// comp_mult_top
module comp_mult_top #(
parameter NO_MULT   = 4     ,  
parameter APB_BADDR = 0     ,  
parameter SYS_AW    = 16    ,  
parameter REG_DW    = 16       
)(
input                    clk         ,  
input                    rst_n       ,  
input      [ SYS_AW-1:0] apb_paddr   ,  
input                    apb_psel    ,  
input                    apb_penable ,  
input                    apb_pwrite  ,  
input      [REG_DW -1:0] apb_pwdata  ,  
output                   apb_pready  ,  
output reg [REG_DW -1:0] apb_prdata  ,  
output reg               apb_pslverr ,  
output reg               mem_ce      ,  
output reg               mem_we      ,  
output reg [SYS_AW -1:0] mem_addr    ,  
output reg [     8 -1:0] mem_wr_data ,  
input      [     8 -1:0] mem_rd_data    
);
==> flow/config.mk <==
export PLATFORM = sky130hd
export DESIGN_NAME = comp_mult_top
export DESIGN_NICKNAME = comp_mult_top
export VERILOG_FILES = /design/flow/design.v
export SDC_FILE = /design/flow/constraint.sdc
export NUM_CORES = 4
export LEC_CHECK = 0
export CAP_MARGIN = 10
export CORE_ASPECT_RATIO = 0.61
export CORE_MARGIN = 2
export CORE_UTILIZATION = 16
export CTS_CLUSTER_SIZE = 98
export GPL_TIMING_DRIVEN = 0
export HOLD_SLACK_MARGIN = 0.2
export MAX_ROUTING_LAYER = met5
export MIN_ROUTING_LAYER = met2
export PLACE_DENSITY_LB_ADDON = 0.21
export SLEW_MARGIN = 15
export TNS_END_PERCENT = 35
==> flow/constraint.sdc <==
create_clock -name core_clock -period 10.0 [get_ports {clk}]
set_input_delay 2.0000 -clock core_clock [delete_from_list [all_inputs] [get_ports {clk}]]
set_output_delay 2.0000 -clock core_clock [all_outputs]
set_load 0.01 [all_outputs]
run.sh (not shown) runs the stock make flow with config.mk's settings and CLKGATE_MAP_FILE=.
Then changed:
CAP_MARGIN = 15   (was 10)
CELL_PAD_IN_SITES_GLOBAL_PLACEMENT = 2   (was default)
CORE_ASPECT_RATIO = default   (was 0.61)
CORE_UTILIZATION = 40   (was 16)
CTS_CLUSTER_DIAMETER = 258   (was default)
CTS_CLUSTER_SIZE = 100   (was 98)
GPL_TIMING_DRIVEN = default   (was 0)
HOLD_SLACK_MARGIN = default   (was 0.2)
MAX_ROUTING_LAYER = default   (was met5)
MIN_ROUTING_LAYER = default   (was met2)
PLACE_DENSITY_LB_ADDON = default   (was 0.21)
SLEW_MARGIN = 20   (was 15)
TNS_END_PERCENT = 15   (was 35)
After rerunning: The changed run completed with no timing, DRC or antenna violations. Sequential power is about the same. Cell area shrinks by about 7%. Combinational power goes down by about 8%. Fmax rose by about 3.2%. Worst hold slack hardly moves. Clock-buffer cell count rises by 1. Clock power is lower by 6.4%. Final cell count fell by 26%. Critical path depth is unchanged. Setup slack improves by 300 ps.
Then changed:
CELL_PAD_IN_SITES_GLOBAL_PLACEMENT = 0   (was 2)
CORE_UTILIZATION = 57   (was 40)
CTS_CLUSTER_DIAMETER = 334   (was 258)
PLACE_DENSITY = 0.89   (was default)
TNS_END_PERCENT = 10   (was 15)
Final area falls by 1.5%.
Via count goes up by 7.6%.
Cell count went down by 7.1%.
Then changed:
CAP_MARGIN = 40   (was 15)
CORE_UTILIZATION = 67   (was 57)
PLACE_DENSITY = default   (was 0.89)
SLEW_MARGIN = 0   (was 20)
After rerunning: Setup slack got worse by 50 ps. Wire length is lower by a few percent. Via count went down by a few percent. Cell count decreases slightly. Sequential cell count stays the same. Design area hardly moves. Sequential power stays flat. Total power came out lower by a few percent. Critical path depth stays the same. Fmax falls slightly. Area after synthesis does not change.
Then changed:
CAP_MARGIN = 20   (was 40)
CELL_PAD_IN_SITES_GLOBAL_PLACEMENT = default   (was 0)
CORE_UTILIZATION = 16   (was 67)
CTS_CLUSTER_DIAMETER = default   (was 334)
CTS_CLUSTER_SIZE = default   (was 100)
MAX_ROUTING_LAYER = met4   (was default)
MIN_ROUTING_LAYER = met1   (was default)
PLACE_DENSITY_LB_ADDON = 0.21   (was default)
SLEW_MARGIN = 5   (was 0)
TNS_END_PERCENT = default   (was 10)
Result:
- The changed run passed the timing, design-rule and antenna checks
- final cell count climbs by 46%
- clock-buffer cell count does not change
- wire length grows by 24%
- via count goes down by 4.6%
Then changed:
CELL_PAD_IN_SITES_DETAIL_PLACEMENT = 1   (was default)
CORE_ASPECT_RATIO = 0.65   (was default)
CORE_UTILIZATION = 40   (was 16)
MAX_ROUTING_LAYER = default   (was met4)
MIN_ROUTING_LAYER = met2   (was met1)
PLACE_DENSITY_LB_ADDON = default   (was 0.21)
SLEW_MARGIN = 20   (was 5)
Outcome: Worst setup slack is worse by 270 ps; global-route usage went up by 31 points; design area fell by 5.3%; clock power rises by about 1%; synthesized cell count does not change; register-to-register slack is worse by 510 ps; power rose by 4.0%; flip-flop count is unchanged.

* * *

Starting RTL as in the previous note.
## comp_mult_top
module comp_mult_top #(
parameter NO_MULT   = 4     ,  
parameter APB_BADDR = 0     ,  
parameter SYS_AW    = 16    ,  
parameter REG_DW    = 16       
)(
input                    clk         ,  
input                    rst_n       ,  
input      [ SYS_AW-1:0] apb_paddr   ,  
input                    apb_psel    ,  
input                    apb_penable ,  
input                    apb_pwrite  ,  
input      [REG_DW -1:0] apb_pwdata  ,  
output                   apb_pready  ,  
output reg [REG_DW -1:0] apb_prdata  ,  
output reg               apb_pslverr ,  
output reg               mem_ce      ,  
output reg               mem_we      ,  
output reg [SYS_AW -1:0] mem_addr    ,  
output reg [     8 -1:0] mem_wr_data ,  
input      [     8 -1:0] mem_rd_data    
);
export LEC_CHECK = 0
export CAP_MARGIN = 20
export CORE_MARGIN = 2
export CORE_UTILIZATION = 71
export CTS_CLUSTER_DIAMETER = 28
export PLACE_DENSITY_LB_ADDON = 0.27
export SETUP_SLACK_MARGIN = 1.55
export SLEW_MARGIN = 20
create_clock -name core_clock -period 10.0 [get_ports {clk}]
Next try:
--- a/flow/config.mk
+++ b/flow/config.mk
@@ -9,6 +9,6 @@
 export CORE_MARGIN = 2
-export CORE_UTILIZATION = 71
-export CTS_CLUSTER_DIAMETER = 28
-export PLACE_DENSITY_LB_ADDON = 0.27
-export SETUP_SLACK_MARGIN = 1.55
-export SLEW_MARGIN = 20
+export CORE_UTILIZATION = 16
+export MAX_ROUTING_LAYER = met5
+export MIN_ROUTING_LAYER = met2
+export PLACE_DENSITY_LB_ADDON = 0.21
+export SLEW_MARGIN = 15
=>
- wire length goes up by 22%
- cell area climbs by 5.4%
- sequential cell count stays the same
Next try:
--- a/flow/config.mk
+++ b/flow/config.mk
@@ -9,6 +9,3 @@
 export CORE_MARGIN = 2
-export CORE_UTILIZATION = 16
-export MAX_ROUTING_LAYER = met5
-export MIN_ROUTING_LAYER = met2
-export PLACE_DENSITY_LB_ADDON = 0.21
-export SLEW_MARGIN = 15
+export CORE_UTILIZATION = 40
+export SLEW_MARGIN = 20
=> Clock skew is about the same; non-clock buffer count decreases by 17; worst setup slack gains 0.036 ns; synthesized cell count stays the same; die area decreases by 59%; utilization rose by 26 points; via count decreases by 27%; total power decreases by 3.9%.
Next try:
--- a/flow/config.mk
+++ b/flow/config.mk
@@ -7,5 +7,9 @@
 export LEC_CHECK = 0
-export CAP_MARGIN = 20
-export CORE_MARGIN = 2
-export CORE_UTILIZATION = 40
+export CAP_MARGIN = 15
+export CELL_PAD_IN_SITES_GLOBAL_PLACEMENT = 0
+export CORE_MARGIN = 8
+export CORE_UTILIZATION = 67
+export CTS_CLUSTER_DIAMETER = 262
+export CTS_CLUSTER_SIZE = 100
 export SLEW_MARGIN = 20
+export TNS_END_PERCENT = 10
After rerunning: Clock skew stays flat. Design area shrinks by 1.5%. Global-route usage went up by 8.9 points. Count of clock-buffer cells in the layout climbs by 1. Core utilization rose by 29 points. Total power rises by 0.65%.
Next try:
==> flow/config.mk (replaced) <==
export PLATFORM = sky130hd
export DESIGN_NAME = comp_mult_top
export DESIGN_NICKNAME = comp_mult_top
export VERILOG_FILES = /design/flow/design.v
export SDC_FILE = /design/flow/constraint.sdc
export NUM_CORES = 4
export LEC_CHECK = 0
export CAP_MARGIN = 40
export CELL_PAD_IN_SITES_GLOBAL_PLACEMENT = 2
export CORE_MARGIN = 7
export CORE_UTILIZATION = 40
export CTS_CLUSTER_DIAMETER = 334
export CTS_CLUSTER_SIZE = 41
export SLEW_MARGIN = 20
export TNS_END_PERCENT = 15
Effect: The changed run passed the timing, design-rule and antenna checks; register-to-register slack gets better by 0.02 ns; hold slack improves by 0.0075 ns; power rises by 1.5%; worst setup slack is better by 0.087 ns.

* * *

lagoon:
Starting RTL as in the previous note.
// comp_mult_top
module comp_mult_top #(
parameter NO_MULT   = 4     ,  
parameter APB_BADDR = 0     ,  
parameter SYS_AW    = 16    ,  
parameter REG_DW    = 16       
)(
input                    clk         ,  
input                    rst_n       ,  
input      [ SYS_AW-1:0] apb_paddr   ,  
input                    apb_psel    ,  
input                    apb_penable ,  
input                    apb_pwrite  ,  
input      [REG_DW -1:0] apb_pwdata  ,  
output                   apb_pready  ,  
output reg [REG_DW -1:0] apb_prdata  ,  
output reg               apb_pslverr ,  
output reg               mem_ce      ,  
output reg               mem_we      ,  
output reg [SYS_AW -1:0] mem_addr    ,  
output reg [     8 -1:0] mem_wr_data ,  
input      [     8 -1:0] mem_rd_data    
);
==> flow/config.mk <==
export PLATFORM = sky130hd
export DESIGN_NAME = comp_mult_top
export DESIGN_NICKNAME = comp_mult_top
export VERILOG_FILES = /design/flow/design.v
export SDC_FILE = /design/flow/constraint.sdc
export NUM_CORES = 4
export LEC_CHECK = 0
export ABC_AREA = 1
export CAP_MARGIN = 20
export CORE_MARGIN = 2
export CORE_UTILIZATION = 67
export CTS_CLUSTER_SIZE = 98
export PLACE_DENSITY = 0.41
export SETUP_SLACK_MARGIN = 1.24
export SLEW_MARGIN = 20
export TNS_END_PERCENT = 5
==> flow/constraint.sdc <==
create_clock -name core_clock -period 5.15 [get_ports {clk}]
set_input_delay 1.0300 -clock core_clock [delete_from_list [all_inputs] [get_ports {clk}]]
set_output_delay 1.0300 -clock core_clock [all_outputs]
set_load 0.01 [all_outputs]
STATUS run=lagoon STAGES=ALL_DONE FINAL_CHECKS=FAILED CAUSE=negative setup slack
## Diff of input files: xenon against lagoon
==> flow/config.mk <==
export PLATFORM = sky130hd
export DESIGN_NAME = comp_mult_top
export DESIGN_NICKNAME = comp_mult_top
export VERILOG_FILES = /design/flow/design.v
export SDC_FILE = /design/flow/constraint.sdc
export NUM_CORES = 4
export LEC_CHECK = 0
export CAP_MARGIN = 20
export CORE_MARGIN = 2
export CORE_UTILIZATION = 52
export SLEW_MARGIN = 20
==> flow/constraint.sdc <==
create_clock -name core_clock -period 5.52 [get_ports {clk}]
set_input_delay 1.1040 -clock core_clock [delete_from_list [all_inputs] [get_ports {clk}]]
set_output_delay 1.1040 -clock core_clock [all_outputs]
set_load 0.01 [all_outputs]
### Flow results
Changes observed in xenon relative to lagoon: count of routing violations after the opening detailed-route iteration lost 70%; sum of routed wire length over all layers lost 26,000 um; worst setup slack picked up an extra 140 ps; compound-cell area share of the yosys netlist picked up an extra 4.3 points; overall global routing resource usage lost 16 points. From the logs: xenon reached the end of the flow and failed the layout checks with negative setup slack. From the logs: lagoon reached the end of the flow and failed the layout checks with negative setup slack. Of the two values seen for power group with the largest share, combinational cells was produced by xenon and sequential cells by lagoon. lagoon → xenon: register-to-register slack rose 220 ps, cell resize tally after clock tree synthesis saw a decrease, power per standard cell area went up. lagoon reports its highest routed metal layer as met5 while xenon reports met4.
The following lists how willow was set up differently from xenon:
diff --git a/flow/config.mk b/flow/config.mk
--- a/flow/config.mk
+++ b/flow/config.mk
@@ -9,3 +9,6 @@
 export CORE_MARGIN = 2
-export CORE_UTILIZATION = 52
+export CORE_UTILIZATION = 71
+export CTS_CLUSTER_SIZE = 51
+export PLACE_DENSITY_LB_ADDON = 0.0
+export SETUP_SLACK_MARGIN = 1.78
 export SLEW_MARGIN = 20
==> flow/constraint.sdc <==
create_clock -name core_clock -period 6.18 [get_ports {clk}]
set_input_delay 1.2360 -clock core_clock [delete_from_list [all_inputs] [get_ports {clk}]]
set_output_delay 1.2360 -clock core_clock [all_outputs]
set_load 0.01 [all_outputs]
[summary]
willow is listed as incomplete: the tool reported an error in 5_1_grt and the run ended there.
Comparing xenon against willow, there is no change at all in synthesized area.
willow vs xenon: total die area down by more than a quarter
[compare] base=xenon new=willow: post-CTS setup buffer count went up; placed wire-length estimate did not really move.
Per the comparison of willow with xenon, initial core utilization grew by 20 points, number of nets in the synthesized netlist level, number of placed cells counting well taps fell 190.
Edits applied to the flow inputs when going from willow to tundra:
diff --git a/flow/config.mk b/flow/config.mk
--- a/flow/config.mk
+++ b/flow/config.mk
@@ -9,6 +9,5 @@
 export CORE_MARGIN = 2
-export CORE_UTILIZATION = 71
-export CTS_CLUSTER_SIZE = 51
-export PLACE_DENSITY_LB_ADDON = 0.0
-export SETUP_SLACK_MARGIN = 1.78
+export CORE_UTILIZATION = 66
+export CTS_CLUSTER_DIAMETER = 36
+export SETUP_SLACK_MARGIN = -0.73
 export SLEW_MARGIN = 20
==> flow/constraint.sdc <==
create_clock -name core_clock -period 7.3 [get_ports {clk}]
set_input_delay 1.4600 -clock core_clock [delete_from_list [all_inputs] [get_ports {clk}]]
set_output_delay 1.4600 -clock core_clock [all_outputs]
set_load 0.01 [all_outputs]
Results
STATUS run=tundra STAGES=ALL_DONE FINAL_CHECKS=FAILED CAUSE=negative setup slack
Summary of tundra over willow: minimum setup slack after placement up 470 ps, mean instance size in the synthesized netlist flat.
Synthesized-area fraction occupied by ao, oa, aoi and oai cells: tundra vs willow identical
When tundra is measured against willow, its starting density of the core turns out 4.7 points lower.
Between tundra and willow, number of setup buffers added after CTS is higher for willow, tundra comes in under that.
Input changes introduced in sierra (baseline for comparison: tundra):
diff --git a/flow/config.mk b/flow/config.mk
--- a/flow/config.mk
+++ b/flow/config.mk
@@ -9,5 +9,4 @@
 export CORE_MARGIN = 2
-export CORE_UTILIZATION = 66
-export CTS_CLUSTER_DIAMETER = 36
-export SETUP_SLACK_MARGIN = -0.73
+export CORE_UTILIZATION = 40
+export SETUP_SLACK_MARGIN = 1.74
 export SLEW_MARGIN = 20
==> flow/constraint.sdc <==
create_clock -name core_clock -period 9.39 [get_ports {clk}]
set_input_delay 1.8780 -clock core_clock [delete_from_list [all_inputs] [get_ports {clk}]]
set_output_delay 1.8780 -clock core_clock [all_outputs]
set_load 0.01 [all_outputs]
## What came out
- sierra ended with every stage complete and zero timing, DRC or antenna violations.
- NOTE total wire length tundra->sierra increased by a few percent
- Relative to tundra, the starting DRC count in detailed routing of sierra is lower by 13%.
- The run showing the greater cell count is sierra.
- | total non-filler cell area in the finished layout | sierra vs tundra | ≈ equal |
- sierra vs tundra on maximum resistive drop on vdd: sierra is the lower one.
Setup changes, sierra to onyx
diff --git a/flow/config.mk b/flow/config.mk
--- a/flow/config.mk
+++ b/flow/config.mk
@@ -9,4 +9,4 @@
 export CORE_MARGIN = 2
-export CORE_UTILIZATION = 40
-export SETUP_SLACK_MARGIN = 1.74
+export CORE_UTILIZATION = 72
+export PLACE_DENSITY_LB_ADDON = 0.25
 export SLEW_MARGIN = 20
==> flow/constraint.sdc <==
create_clock -name core_clock -period 7.27 [get_ports {clk}]
set_input_delay 1.4540 -clock core_clock [delete_from_list [all_inputs] [get_ports {clk}]]
set_output_delay 1.4540 -clock core_clock [all_outputs]
set_load 0.01 [all_outputs]
[summary]
In onyx the implementation ran to completion but is not tape-out ready, as the final checks report negative setup slack.
onyx improves on sierra in clock skew.
Re proportion of power drawn by combinational gates: onyx and sierra aren't equal, and the higher value belongs to onyx.
On onyx: overall routed net length is 6400 um higher than what sierra gave.
Of onyx and sierra, the lower worst hold slack across all endpoints belongs to sierra.
Relative to sierra, the clock-buffer cell count of onyx is lower by 2.
For onyx, the timing startpoint of the critical path was mem_rd_data[3], unlike sierra, where it was mem_rd_data[2].
Power and IR drop assume default switching activity.
